## run 1
## sdram_controller
module sdram_controller (
    wr_addr,
    wr_data,
    wr_enable,
    rd_addr,
    rd_data,
    rd_ready,
    rd_enable,
    busy, rst_n, clk,
    addr, bank_addr, data_in, data_out, data_oe, clock_enable, cs_n, ras_n, cas_n, we_n,
    data_mask_low, data_mask_high
);
For scale: about 490 cells after synthesis, about 92 flip-flops, ~0.0042 mm^2 of cells after synthesis.
Settings: LEC_CHECK=0, CAP_MARGIN=20, CELL_PAD_IN_SITES_DETAIL_PLACEMENT=2, CELL_PAD_IN_SITES_GLOBAL_PLACEMENT=3, CORE_ASPECT_RATIO=0.85, CORE_MARGIN=3, CORE_UTILIZATION=54, CTS_CLUSTER_DIAMETER=230, CTS_CLUSTER_SIZE=83, GPL_TIMING_DRIVEN=1, HOLD_SLACK_MARGIN=0.05, MAX_ROUTING_LAYER=met5, MIN_ROUTING_LAYER=met1, PLACE_DENSITY_LB_ADDON=0.12, SETUP_SLACK_MARGIN=-0.26, SLEW_MARGIN=10, TNS_END_PERCENT=60; clock period 4.09 ns.
run.sh (not shown) runs the stock make flow with config.mk's settings and CLKGATE_MAP_FILE=.
Run 1 never completed, since it errored out during global placement without I/O (3_1_place_gp_skip_io).
### run 1 -> run 2
Settings: swapping 0.85 for 1.36 in CORE_ASPECT_RATIO; swapping 10 for 30 in SLEW_MARGIN; swapping 54 for 68 in CORE_UTILIZATION; swapping 2 for 0 in CELL_PAD_IN_SITES_DETAIL_PLACEMENT; clearing CELL_PAD_IN_SITES_GLOBAL_PLACEMENT, which used to be 3; clearing PLACE_DENSITY_LB_ADDON, which used to be 0.12; swapping 83 for 37 in CTS_CLUSTER_SIZE; clearing CTS_CLUSTER_DIAMETER, which used to be 230; swapping 3 for 2 in CORE_MARGIN; swapping -0.26 for 0.01 in SETUP_SLACK_MARGIN; swapping 4.09 for 2.8 in the clock period (ns, I/O delays scaled along).
Notes after the runs:
Run 2 got as far as global routing (5_1_grt), where a tool error ended the run.
Re synthesis area per yosys: no difference whatsoever between run 2 and run 1.
Effective utilization at floorplan in run 2 vs run 1: up 14 points
Total of flip-flops plus latches after synthesis came out exactly the same in run 2 and run 1.
Changes observed in run 2 relative to run 1: instance tally after logic synthesis level, number of placement rows climbed 4.
Looking at total die size across run 2 and run 1, the one that comes out higher is run 1.
Area share of and/or/nand/nor cells after synthesis came out exactly the same in run 2 and run 1.
#### Input delta (run 3 over run 2)
Settings: CORE_UTILIZATION: 68 -> 72; PLACE_DENSITY_LB_ADDON: unset -> 0.26; CORE_ASPECT_RATIO: 1.36 -> 1.65.
--- outcome ---
Re synthesis area per yosys: no difference whatsoever between run 3 and run 2. Core box area in run 3 is about 7% below run 2. What ended run 3 was a tool error in global placement (3_3_place_gp); the run never finished. The vertical die dimension reported for run 3 is greater than that of run 2 by 6.7%.
Relative to run 3, the following input files were edited for run 4:
Settings: a deleted PLACE_DENSITY_LB_ADDON that had been 0.26; a deleted CTS_CLUSTER_SIZE that had been 37; a change of CORE_UTILIZATION from 72 to 67.
==> comparison <==
[diff] placeable core region, run 4 relative to run 3: regression
Area fraction in full adders, half adders and majority gates: run 3 vs run 4 identical
Run 4 gives less initial core utilization than run 3 did.
Complete run, failing final checks: run 4, reason setup timing.
Setup changes, run 4 to run 5
Settings: removing MIN_ROUTING_LAYER (formerly met1); removing HOLD_SLACK_MARGIN (formerly 0.05); changing SLEW_MARGIN from 30 to 20; changing CORE_ASPECT_RATIO from 1.65 to 1.99; removing SETUP_SLACK_MARGIN (formerly 0.01); removing GPL_TIMING_DRIVEN (formerly 1); removing MAX_ROUTING_LAYER (formerly met5); setting PLACE_DENSITY to 0.6 for the first time; removing CELL_PAD_IN_SITES_DETAIL_PLACEMENT (formerly 0); removing TNS_END_PERCENT (formerly 60); changing the clock period (ns, I/O delays scaled along) from 2.8 to 7.5.
==> comparison <==
- Relative to run 4, length of routed met3 wiring has decreased by 46% in run 5.
- Total via count in the routed design in run 5 is about 13% lower than in run 4
- No stage failed in run 5, and the final checks on the layout all came back clean.
- Run 5 has area growth from synthesis to layout below what run 4 had.
- Summary of run 5 over run 4: area of all placed cells without fillers down 85 um^2, final wirelength down about 20%.
Here is what was changed in the inputs of run 6 compared with run 5.
Settings: CORE_UTILIZATION now 61, was 67; PLACE_DENSITY no longer set, was 0.6; CORE_ASPECT_RATIO no longer set, was 1.99; CTS_CLUSTER_SIZE now 35, previously not set; CTS_CLUSTER_DIAMETER now 103, previously not set; the clock period (ns, I/O delays scaled along) now 2.7, was 7.5.
==> results <==
From run 5 to run 6 the numbers moved as follows: total number of vias moved down, worst setup slack for register-to-register paths moved down, utilization moved down, number of logic stages on the critical path including buffering moved down. From run 5 to run 6 the numbers moved as follows: part of the cycle the worst path needs shows an increase of 31 points, setup slack fell 2.46 ns, share of the core filled by cells before placement fell 6.9 points, row count now sits lower, routed wire length went down. Every stage of the flow completed for run 6, and the final layout passed the timing, design-rule and antenna checks. Diff run 6 and run 5: global-route usage higher in run 5. Going from run 5 to run 6, the post-route cell area was found to have gone up by about 1.5%.

========
Starting RTL as in the previous note.
clock: 3.16 ns
lec_check: 0
cap_margin: 20
core_margin: 2
core_utilization: 72
cts_cluster_size: 29
place_density_lb_addon: 0.27
slew_margin: 20
The baseline aborted during global placement (3_3_place_gp) with FLW-0024.
Rerun with:
CORE_UTILIZATION = 57   (was 72)
CTS_CLUSTER_SIZE = 99   (was 29)
PLACE_DENSITY = 0.6   (was default)
PLACE_DENSITY_LB_ADDON = default   (was 0.27)
clock period = 3.03 ns   (was 3.16 ns; I/O delays follow)
Effect: The changed run passed the timing, design-rule and antenna checks. Area after synthesis stays the same. Die size came out higher by 25%. Synthesized cell count does not change.
Rerun with:
CORE_UTILIZATION = 40   (was 57)
CTS_CLUSTER_SIZE = default   (was 99)
clock period = 4.09 ns   (was 3.03 ns; I/O delays follow)
What happened: Worst hold slack loses 0.0068 ns; setup slack is better by 0.64 ns; non-clock buffer count goes down by 5; wire length shrinks slightly; core utilization shrinks by 24 points; global-route usage decreases by 8.3 points; register-to-register slack gains 0.93 ns; die area came out higher by well over a third; synthesized area stays the same; clock power came out lower by about a fifth.
Rerun with:
CELL_PAD_IN_SITES_DETAIL_PLACEMENT = 2   (was default)
CORE_ASPECT_RATIO = 0.85   (was default)
CORE_MARGIN = 3   (was 2)
CORE_UTILIZATION = 51   (was 40)
CTS_CLUSTER_SIZE = 83   (was default)
GPL_TIMING_DRIVEN = 1   (was default)
HOLD_SLACK_MARGIN = 0.05   (was default)
MAX_ROUTING_LAYER = met5   (was default)
MIN_ROUTING_LAYER = met1   (was default)
PLACE_DENSITY = default   (was 0.6)
PLACE_DENSITY_LB_ADDON = 0.13   (was default)
SETUP_SLACK_MARGIN = -0.26   (was default)
SLEW_MARGIN = 10   (was 20)
TNS_END_PERCENT = 60   (was default)
=>
- This time the run stopped in detailed placement (3_5_place_dp) (DPL-0033)
- synthesized cell count is unchanged
- synthesized area is unchanged
- die size is lower by 17%
Rerun with:
CELL_PAD_IN_SITES_DETAIL_PLACEMENT = 0   (was 2)
CORE_ASPECT_RATIO = 1.65   (was 0.85)
CORE_UTILIZATION = 65   (was 51)
CTS_CLUSTER_SIZE = 19   (was 83)
GPL_TIMING_DRIVEN = 0   (was 1)
After rerunning:
- This time the run failed in global placement (3_3_place_gp) (FLW-0024)
- die size goes down by about a fifth
- synthesized area is unchanged
- synthesized cell count stays the same
Rerun with:
CELL_PAD_IN_SITES_DETAIL_PLACEMENT = default   (was 0)
CORE_ASPECT_RATIO = default   (was 1.65)
CORE_MARGIN = 2   (was 3)
CORE_UTILIZATION = 40   (was 65)
CTS_CLUSTER_SIZE = default   (was 19)
GPL_TIMING_DRIVEN = default   (was 0)
HOLD_SLACK_MARGIN = default   (was 0.05)
MAX_ROUTING_LAYER = default   (was met5)
MIN_ROUTING_LAYER = default   (was met1)
PLACE_DENSITY = 0.6   (was default)
PLACE_DENSITY_LB_ADDON = default   (was 0.13)
SETUP_SLACK_MARGIN = 0.25   (was -0.26)
SLEW_MARGIN = 20   (was 10)
TNS_END_PERCENT = default   (was 60)
Effect: The new run completed without violations. Area after synthesis stays the same. Die size came out higher by well over a third. Synthesized cell count does not change.

========
Starting RTL as in the previous note.
clock: 3.59 ns
lec_check: 0
cap_margin: 20
core_margin: 2
core_utilization: 72
cts_cluster_diameter: 358
cts_cluster_size: 46
place_density: 0.64
setup_slack_margin: 0.8
slew_margin: 20
The first run stopped in global placement.
Edit:
Settings changed: CORE_UTILIZATION 72 to 42, CTS_CLUSTER_DIAMETER 358 to not set, CTS_CLUSTER_SIZE 46 to not set, PLACE_DENSITY 0.64 to 0.6, SETUP_SLACK_MARGIN 0.8 to not set.
Clock period 3.59 ns to 4.09 ns, I/O delays scaled along.
Result: The changed run completed with no timing, DRC or antenna violations; synthesized area stays the same; die area went up by 67%; synthesized cell count is unchanged.
Edit:
Settings changed: CELL_PAD_IN_SITES_DETAIL_PLACEMENT set to 0, CORE_ASPECT_RATIO set to 1.65, CORE_MARGIN 2 to 3, CORE_UTILIZATION 42 to 33, CTS_CLUSTER_DIAMETER set to 379, CTS_CLUSTER_SIZE set to 96, GPL_TIMING_DRIVEN set to 0, HOLD_SLACK_MARGIN set to 0.05, MAX_ROUTING_LAYER set to met5, MIN_ROUTING_LAYER set to met2, PLACE_DENSITY 0.6 to not set, PLACE_DENSITY_LB_ADDON set to 0.13, SETUP_SLACK_MARGIN set to -0.26, SLEW_MARGIN 20 to 10, TNS_END_PERCENT set to 60.
After rerunning: The changed run finished with timing, DRC and antenna clean; routed wire length rises by 12%; synthesized area stays the same; utilization falls by 11 points; worst hold slack degrades by 9.1 ps; count of clock-buffer cells in the layout rises by 1; flip-flop count is unchanged; non-clock buffer count rises by 24; sequential power is about the same; first-iteration DRC count rises to 4.5 times its value.

========
build 44:
sdram_controller again, from the RTL that the note above started with.
## sdram_controller
module sdram_controller (
    wr_addr,
    wr_data,
    wr_enable,
    rd_addr,
    rd_data,
    rd_ready,
    rd_enable,
    busy, rst_n, clk,
    addr, bank_addr, data_in, data_out, data_oe, clock_enable, cs_n, ras_n, cas_n, we_n,
    data_mask_low, data_mask_high
);
parameter ROW_WIDTH = 13;
parameter COL_WIDTH = 9;
parameter BANK_WIDTH = 2;
parameter SDRADDR_WIDTH = ROW_WIDTH > COL_WIDTH ? ROW_WIDTH : COL_WIDTH;
parameter HADDR_WIDTH = BANK_WIDTH + ROW_WIDTH + COL_WIDTH;
parameter CLK_FREQUENCY = 133;   
parameter REFRESH_TIME =  32;    
parameter REFRESH_COUNT = 8192;  
localparam CYCLES_BETWEEN_REFRESH = ( CLK_FREQUENCY
                                      * 1_000
                                      * REFRESH_TIME
                                    ) / REFRESH_COUNT;
localparam IDLE      = 5'b00000;
localparam INIT_NOP1 = 5'b01000,
           INIT_PRE1 = 5'b01001,
           INIT_NOP1_1=5'b00101,
           INIT_REF1 = 5'b01010,
           INIT_NOP2 = 5'b01011,
           INIT_REF2 = 5'b01100,
           INIT_NOP3 = 5'b01101,
           INIT_LOAD = 5'b01110,
           INIT_NOP4 = 5'b01111;
localparam REF_PRE  =  5'b00001,
           REF_NOP1 =  5'b00010,
  ...
clock: 4.09 ns
lec_check: 0
cap_margin: 20
cell_pad_in_sites_detail_placement: 2
cell_pad_in_sites_global_placement: 3
core_aspect_ratio: 0.85
core_margin: 4
core_utilization: 54
cts_cluster_diameter: 230
cts_cluster_size: 26
gpl_routability_driven: 0
gpl_timing_driven: 1
hold_slack_margin: 0.05
max_routing_layer: met5
min_routing_layer: met1
place_density_lb_addon: 0.12
setup_slack_margin: -0.26
slew_margin: 10
tns_end_percent: 60
No final results exist for build 44, since it was stopped by error FLW-0024 during global placement without I/O.
#### Input delta (build 88 over build 44)
Settings: an added ABC_AREA of 1; a change of CORE_UTILIZATION from 54 to 72; a deleted GPL_ROUTABILITY_DRIVEN that had been 0; a change of PLACE_DENSITY_LB_ADDON from 0.12 to 0.05; a change of CORE_ASPECT_RATIO from 0.85 to 1.65; a change of SETUP_SLACK_MARGIN from -0.26 to 0.42; a change of CELL_PAD_IN_SITES_DETAIL_PLACEMENT from 2 to 0; a deleted CELL_PAD_IN_SITES_GLOBAL_PLACEMENT that had been 3; a change of CORE_MARGIN from 4 to 2; a change of CTS_CLUSTER_SIZE from 26 to 40; a deleted CTS_CLUSTER_DIAMETER that had been 230; a change of the clock period (ns, I/O delays scaled along) from 4.09 to 1.42.
Results
The runs compared here, build 88 and build 44, all ended either early or with open violations. Stage in which a tool error killed build 88: global placement. Build 44 is listed as incomplete: the tool reported an error in global placement without I/O and the run ended there. Build 88 vs build 44 — number of standard cells reported by yosys rose 97. In the tables for build 88 and build 44, share of the yosys chip area belonging to registers reads higher with build 88. Build 44 → build 88: netlist area before placement now smaller, core area now smaller. Compared with build 44, build 88 shows post-synthesis cell count higher by 20%. Cmp build 88 and build 44 / width of the die / lower: build 88. Taking build 44 as the reference, in build 88 chip area estimate from yosys synthesis shrank by 51 µm²; die size now sits lower. Simple-gate share of the synthesized area ended up 10 points higher on build 88 than on build 44. Count of distinct cell types in the synthesized netlist in build 88 vs build 44: down 40%. Comparing build 44 with build 88, the adder and majority gate portion of the synthesized area came out essentially unchanged.
--- input diff build 88..build 11 ---
Settings: changing CORE_UTILIZATION from 72 to 51; removing ABC_AREA (formerly 1); changing MIN_ROUTING_LAYER from met1 to met2; changing PLACE_DENSITY_LB_ADDON from 0.05 to 0.13; changing GPL_TIMING_DRIVEN from 1 to 0; changing CORE_MARGIN from 2 to 3; removing CTS_CLUSTER_SIZE (formerly 40); changing SETUP_SLACK_MARGIN from 0.42 to -0.26; changing the clock period (ns, I/O delays scaled along) from 1.42 to 4.09.
[summary]
- Per the final summary, build 11 finished and its layout is clean on timing, DRC and antenna.
- In the flow results for build 11 and build 88, the XOR/XNOR share of the synthesized area is larger on build 11.
- Delta (build 11 minus build 88): chip area in the Yosys report has increased, synthesized cell count went down 16%, sequential share of the synthesized area went down by 0.54 points.
Relative to build 11, the following input files were edited for build 53:
Settings: setting CTS_CLUSTER_DIAMETER to 230 for the first time; changing SLEW_MARGIN from 10 to 35; setting GPL_ROUTABILITY_DRIVEN to 0 for the first time; changing CORE_ASPECT_RATIO from 1.65 to 0.85; setting CELL_PAD_IN_SITES_GLOBAL_PLACEMENT to 3 for the first time; changing CORE_UTILIZATION from 51 to 54; changing CORE_MARGIN from 3 to 4; changing GPL_TIMING_DRIVEN from 0 to 1; changing MIN_ROUTING_LAYER from met2 to met1; changing CELL_PAD_IN_SITES_DETAIL_PLACEMENT from 0 to 2; setting CTS_CLUSTER_SIZE to 26 for the first time; changing PLACE_DENSITY_LB_ADDON from 0.13 to 0.12.
Notes after the runs:
Apart from build 53, each of build 11 and build 53 ends the flow with a layout that passes the timing, design-rule and antenna checks. Build 11 → build 53: area of the synthesized netlist per yosys stat held steady, number of different library cells in the post-synthesis netlist level. From build 11 to build 53, area share of and/or/nand/nor cells after synthesis did not move at all. Total number of placement rows in build 53 is 13 lower than in build 11. Looking at die outline width across build 11 and build 53, the one that comes out lower is build 11. ~same count of instantiated cells in the yosys netlist in build 11 and build 53. In build 53 the die span in y turned out 33 µm lower than in build 11. | area inside the core boundary | build 53 vs build 11 | better |. On build 53: chip area is about 1.5% lower than what build 11 gave. Sort build 11 and build 53 by fraction of the core area occupied by cells at floorplan asc -> top: build 11.
## Diff of input files: build 18 against build 53
Settings: SLEW_MARGIN changed from 35 to 10; CTS_CLUSTER_DIAMETER changed from 230 to 90; PLACE_DENSITY_LB_ADDON removed (was 0.12); CELL_PAD_IN_SITES_GLOBAL_PLACEMENT removed (was 3); CORE_MARGIN changed from 4 to 2; CELL_PAD_IN_SITES_DETAIL_PLACEMENT changed from 2 to 0; CORE_ASPECT_RATIO changed from 0.85 to 1.65; CTS_CLUSTER_SIZE changed from 26 to 37; GPL_ROUTABILITY_DRIVEN removed (was 0); SETUP_SLACK_MARGIN changed from -0.26 to 0.15; CORE_UTILIZATION changed from 54 to 72; the clock period (ns, I/O delays scaled along) changed from 4.09 to 2.81.
### Flow results
Build 18 never completed, since it errored out during global placement.
Diff build 53..build 18 | area fraction in compound gates after synthesis | unchanged
Build 18 — number of cell rows 6 higher, build 53 as reference
Build 53 -> build 18: yosys cell count delta 0, exact match
Setup changes, build 18 to build 87
Settings: removing CTS_CLUSTER_DIAMETER (formerly 90); changing SLEW_MARGIN from 10 to 30; changing CORE_ASPECT_RATIO from 1.65 to 1.34; changing HOLD_SLACK_MARGIN from 0.05 to 0.29; changing SETUP_SLACK_MARGIN from 0.15 to 0.01; changing CORE_UTILIZATION from 72 to 67; changing the clock period (ns, I/O delays scaled along) from 2.81 to 2.8.
==> comparison <==
Reported for build 18 and build 87, simple logic cell fraction of the synthesized area turned out identical to the last digit. As far as mean cell area of the mapped netlist is concerned, build 87 and build 18 perform about the same. Going from build 18 to build 87, height of the chip now smaller, site row count went down. As far as flip-flop and latch count after synthesis is concerned, build 87 and build 18 perform about the same. The overall die area of build 87 exceeds that of build 18 by 6.9%. Stage in which a tool error killed build 87: global routing. Of build 18 and build 87, the run reporting the lower core outline area was build 18.
Power is estimated from default activity; no workload was simulated.
